== wip/nickel ==
## alu_top
module alu_top (
    input             clk,
    input      [7:0]  a_in,
    input      [7:0]  b_in,
    input      [3:0]  command_in,
    input             oe,
    output reg [15:0] d_out
);
    reg [7:0] a_q, b_q;
    reg [3:0] cmd_q;
    reg       oe_q;
    wire [15:0] alu_out;
    always @(posedge clk) begin
        a_q   <= a_in;
        b_q   <= b_in;
        cmd_q <= command_in;
        oe_q  <= oe;
        d_out <= alu_out;
    end
    alu u_alu (.a_in(a_q), .b_in(b_q), .command_in(cmd_q), .oe(oe_q), .d_out(alu_out));
endmodule
Size in the first run: roughly 37 flip-flops, roughly 38 I/O pins, about 10000 sq um of cells after synthesis.
clock: 24.0 ns
lec_check: 0
abc_area: 1
cap_margin: 25
cell_pad_in_sites_global_placement: 0
core_aspect_ratio: 1.48
core_margin: 4
core_utilization: 72
cts_cluster_size: 21
gpl_routability_driven: 0
gpl_timing_driven: 0
max_routing_layer: met4
place_density: 0.66
slew_margin: 15
tns_end_percent: 80
run.sh (not shown) runs the stock make flow with config.mk's settings and CLKGATE_MAP_FILE=.
wip/nickel did not finish; the tool stopped in 5_1_grt with error DPL-0038.
Setup changes, wip/nickel to wip/garnet
Settings: clearing GPL_TIMING_DRIVEN, which used to be 0; clearing ABC_AREA, which used to be 1; swapping 0.66 for 0.67 in PLACE_DENSITY; clearing TNS_END_PERCENT, which used to be 80; swapping 4 for 2 in CORE_MARGIN; clearing CORE_ASPECT_RATIO, which used to be 1.48; swapping 72 for 40 in CORE_UTILIZATION; clearing CELL_PAD_IN_SITES_GLOBAL_PLACEMENT, which used to be 0; swapping 25 for 20 in CAP_MARGIN; swapping 21 for 47 in CTS_CLUSTER_SIZE; clearing GPL_ROUTABILITY_DRIVEN, which used to be 0; clearing MAX_ROUTING_LAYER, which used to be met4; putting CTS_CLUSTER_DIAMETER at 307 where nothing was set; swapping 15 for 0 in SLEW_MARGIN.
--- outcome ---
Per the final summary, wip/garnet finished and its layout is clean on timing, DRC and antenna.
Die area | wip/garnet > wip/nickel
In the reports for wip/garnet and wip/nickel, the smaller synthesized area belongs to wip/garnet.
Area of the placeable core (wip/garnet / wip/nickel): 1.8
For wip/juniper, these inputs were changed with respect to wip/garnet:
Settings: SLEW_MARGIN now 20, was 0; CTS_CLUSTER_DIAMETER now 320, was 307; CTS_CLUSTER_SIZE no longer set, was 47; SETUP_SLACK_MARGIN now 1.54, previously not set; CORE_UTILIZATION now 23, was 40; PLACE_DENSITY no longer set, was 0.67.
==> comparison <==
wip/juniper and wip/garnet ended up with nearly the same hold slack.
Changes observed in wip/juniper relative to wip/garnet: met2 usage in global routing decreased 12 points, portion of the clock cycle consumed by the worst path in the final layout now sits lower, post-place instance area grew by 490 sq um.
Re normalized max-slew margin: wip/juniper is 9.1 points up on wip/garnet.
Between wip/garnet and wip/juniper, the flow reports total routed wirelength increasing by a few percent.
Delta(post-route standard cell area excluding fillers, wip/juniper - wip/garnet) > 0
Per the comparison of wip/juniper with wip/garnet, layout net count rose 19; final instance count without filler cells climbed 279.
Input-level comparison between wip/xenon and wip/juniper:
Settings: CORE_UTILIZATION: 23 -> 72; CTS_CLUSTER_DIAMETER: 320 -> unset; SETUP_SLACK_MARGIN: 1.54 -> unset; CORE_ASPECT_RATIO: unset -> 1.48; CELL_PAD_IN_SITES_GLOBAL_PLACEMENT: unset -> 3; CORE_MARGIN: 2 -> 4; ABC_AREA: unset -> 1; SLEW_MARGIN: 20 -> 15; PLACE_DENSITY: unset -> 0.66.
Notes after the runs:
Flow for wip/xenon halted at 3_1_place_gp_skip_io, error code GPL-0301. wip/juniper: PASS, flow complete, no timing, DRC or antenna violations. On core outline area, the higher figure sits with wip/juniper, not wip/xenon. Re area share of fa/ha/maj cells after synthesis: wip/juniper and wip/xenon aren't equal, and the higher value belongs to wip/juniper. Going from wip/juniper to wip/xenon, post-synthesis average cell area fell by 16%, synthesis area per yosys now sits higher, synthesized cell count went up 22%. In the metrics for wip/juniper and wip/xenon, the one carrying the higher combined area of all synthesized cells is wip/xenon. On chip area, the higher figure sits with wip/juniper, not wip/xenon. Post-synthesis share of cell area spent on and, or, nand and nor gates in wip/xenon is 8.3 points above wip/juniper. Of wip/xenon and wip/juniper, it is wip/xenon that has the lower xor and xnor fraction of the mapped netlist area.
Setup changes, wip/xenon to wip/delta
Settings: CORE_UTILIZATION: 72 -> 70; CTS_CLUSTER_SIZE: unset -> 11; CORE_MARGIN: 4 -> 2; MIN_ROUTING_LAYER: unset -> met2; SETUP_SLACK_MARGIN: unset -> 0.1; CAP_MARGIN: 20 -> 0; GPL_TIMING_DRIVEN: unset -> 0; CELL_PAD_IN_SITES_GLOBAL_PLACEMENT: 3 -> unset; SLEW_MARGIN: 15 -> 20; CORE_ASPECT_RATIO: 1.48 -> unset; PLACE_DENSITY: 0.66 -> unset; CTS_CLUSTER_DIAMETER: unset -> 102.
- Status(wip/delta) = ERROR, stage = 5_1_grt
- As far as post-synthesis cell type count goes, wip/xenon and wip/delta are indistinguishable; the numbers are identical.
- Max effective utilization at floorplan across wip/delta and wip/xenon: wip/xenon
- Comparing wip/xenon against wip/delta, there is no change at all in synthesized cell count.
- In the tables for wip/delta and wip/xenon, die size reads higher with wip/xenon.
- Number of rows created at floorplan, wip/delta and wip/xenon, lower one = wip/delta.

* * *

Starting RTL as in the previous note.
==> flow/config.mk <==
export PLATFORM = sky130hd
export DESIGN_NAME = alu_top
export DESIGN_NICKNAME = alu_top
export VERILOG_FILES = /design/flow/design.v
export SDC_FILE = /design/flow/constraint.sdc
export NUM_CORES = 4
export LEC_CHECK = 0
export CAP_MARGIN = 20
export CELL_PAD_IN_SITES_GLOBAL_PLACEMENT = 3
export CORE_ASPECT_RATIO = 1.73
export CORE_MARGIN = 2
export CORE_UTILIZATION = 40
export CTS_CLUSTER_DIAMETER = 307
export CTS_CLUSTER_SIZE = 47
export PLACE_DENSITY = 0.38
export SETUP_SLACK_MARGIN = -2.0
export SLEW_MARGIN = 0
export TNS_END_PERCENT = 10
==> flow/constraint.sdc <==
create_clock -name core_clock -period 24.0 [get_ports {clk}]
set_input_delay 4.8000 -clock core_clock [delete_from_list [all_inputs] [get_ports {clk}]]
set_output_delay 4.8000 -clock core_clock [all_outputs]
set_load 0.01 [all_outputs]
The starting point finished but failed the layout checks on setup timing.
Edit:
==> flow/config.mk (replaced) <==
export PLATFORM = sky130hd
export DESIGN_NAME = alu_top
export DESIGN_NICKNAME = alu_top
export VERILOG_FILES = /design/flow/design.v
export SDC_FILE = /design/flow/constraint.sdc
export NUM_CORES = 4
export LEC_CHECK = 0
export CAP_MARGIN = 20
export CORE_MARGIN = 2
export CORE_UTILIZATION = 61
export SLEW_MARGIN = 20
==> flow/constraint.sdc (replaced) <==
create_clock -name core_clock -period 16.0 [get_ports {clk}]
set_input_delay 3.2000 -clock core_clock [delete_from_list [all_inputs] [get_ports {clk}]]
set_output_delay 3.2000 -clock core_clock [all_outputs]
set_load 0.01 [all_outputs]
This time the run produced a layout that fails on capacitance limit, slew limit, setup timing.
Cell count climbs by about 13%.
First-iteration DRC count climbs to 8.4 times its value.
Routed wire length climbs by about 54%.
Count of clock-buffer cells in the layout does not change.
Core utilization climbs by 45 points.
Final area climbs by 28%.
Clock skew climbs by 3.1 ps.
Edit:
--- a/flow/config.mk
+++ b/flow/config.mk
@@ -6,6 +6,7 @@
 export NUM_CORES = 4
 export LEC_CHECK = 0
+export ABC_AREA = 1
 export CAP_MARGIN = 20
 export CORE_MARGIN = 2
-export CORE_UTILIZATION = 61
+export CORE_UTILIZATION = 68
 export SLEW_MARGIN = 20
==> flow/constraint.sdc (replaced) <==
create_clock -name core_clock -period 32.0 [get_ports {clk}]
set_input_delay 6.4000 -clock core_clock [delete_from_list [all_inputs] [get_ports {clk}]]
set_output_delay 6.4000 -clock core_clock [all_outputs]
set_load 0.01 [all_outputs]
With this change the flow finished clean.
Global-route usage went down by 8.4 points.
Design area went down by 25%.
Maximum frequency went down by about 2.7%.
Register-to-register slack gains 15000 ps.
Synthesized area went up by 2.5%.
Final cell count went down by 6.8%.
Setup slack gains 15000 ps.

* * *

alu_top again, from the RTL that the note above started with.
Settings: LEC_CHECK=0, ABC_AREA=0, CAP_MARGIN=0, CELL_PAD_IN_SITES_DETAIL_PLACEMENT=2, CELL_PAD_IN_SITES_GLOBAL_PLACEMENT=1, CORE_ASPECT_RATIO=1.13, CORE_MARGIN=10, CORE_UTILIZATION=55, CTS_CLUSTER_DIAMETER=137, CTS_CLUSTER_SIZE=82, GPL_ROUTABILITY_DRIVEN=1, GPL_TIMING_DRIVEN=0, HOLD_SLACK_MARGIN=0.07, MAX_ROUTING_LAYER=met4, SETUP_SLACK_MARGIN=2.69, SLEW_MARGIN=40, TNS_END_PERCENT=90; clock period 22.4 ns.
The first run ended with an error in detailed placement.
Change:
Settings changed: CAP_MARGIN 0 to 15, CELL_PAD_IN_SITES_DETAIL_PLACEMENT 2 to unset, CELL_PAD_IN_SITES_GLOBAL_PLACEMENT 1 to unset, CORE_ASPECT_RATIO 1.13 to 0.87, CORE_MARGIN 10 to 2, CORE_UTILIZATION 55 to 33, CTS_CLUSTER_SIZE 82 to unset, GPL_ROUTABILITY_DRIVEN 1 to unset, GPL_TIMING_DRIVEN 0 to unset, HOLD_SLACK_MARGIN 0.07 to unset, MAX_ROUTING_LAYER met4 to unset, TNS_END_PERCENT 90 to unset.
Clock period 22.4 ns to 16.9 ns, I/O delays scaled along.
This time the run reached the layout checks and failed them: setup timing.
Die size goes up by about 32%.
Synthesized cell count stays the same.
Area after synthesis does not change.
Change:
Settings changed: CAP_MARGIN 15 to 25, CORE_UTILIZATION 33 to 55, GPL_TIMING_DRIVEN set to 0, HOLD_SLACK_MARGIN set to 0.07.
After rerunning: The changed run completed and failed the layout checks on setup timing. Setup slack degrades by 1200 ps. Via count fell by 4.6%. Non-clock buffer count fell by 206. Synthesized cell count stays the same. Wire length fell by 5.3%.
Change:
Settings changed: ABC_AREA 0 to 1, CAP_MARGIN 25 to 15, CORE_UTILIZATION 55 to 65, CTS_CLUSTER_DIAMETER 137 to 354, GPL_TIMING_DRIVEN 0 to unset, HOLD_SLACK_MARGIN 0.07 to unset.
Clock period 16.9 ns to 24.6 ns, I/O delays scaled along.
Effect: The new run finished but failed the layout checks on setup timing; hold slack got worse by 100 ps; design area rises by 3.8%; setup slack improved by 6400 ps.
Change:
Settings changed: CAP_MARGIN 15 to 5, CORE_UTILIZATION 65 to 70, SETUP_SLACK_MARGIN 2.69 to -1.96.
Clock period 24.6 ns to 20.4 ns, I/O delays scaled along.
After rerunning: The new run died in clock tree synthesis on DPL-0038; synthesized cell count stays the same; area after synthesis is unchanged; die area goes down by 6.9%.
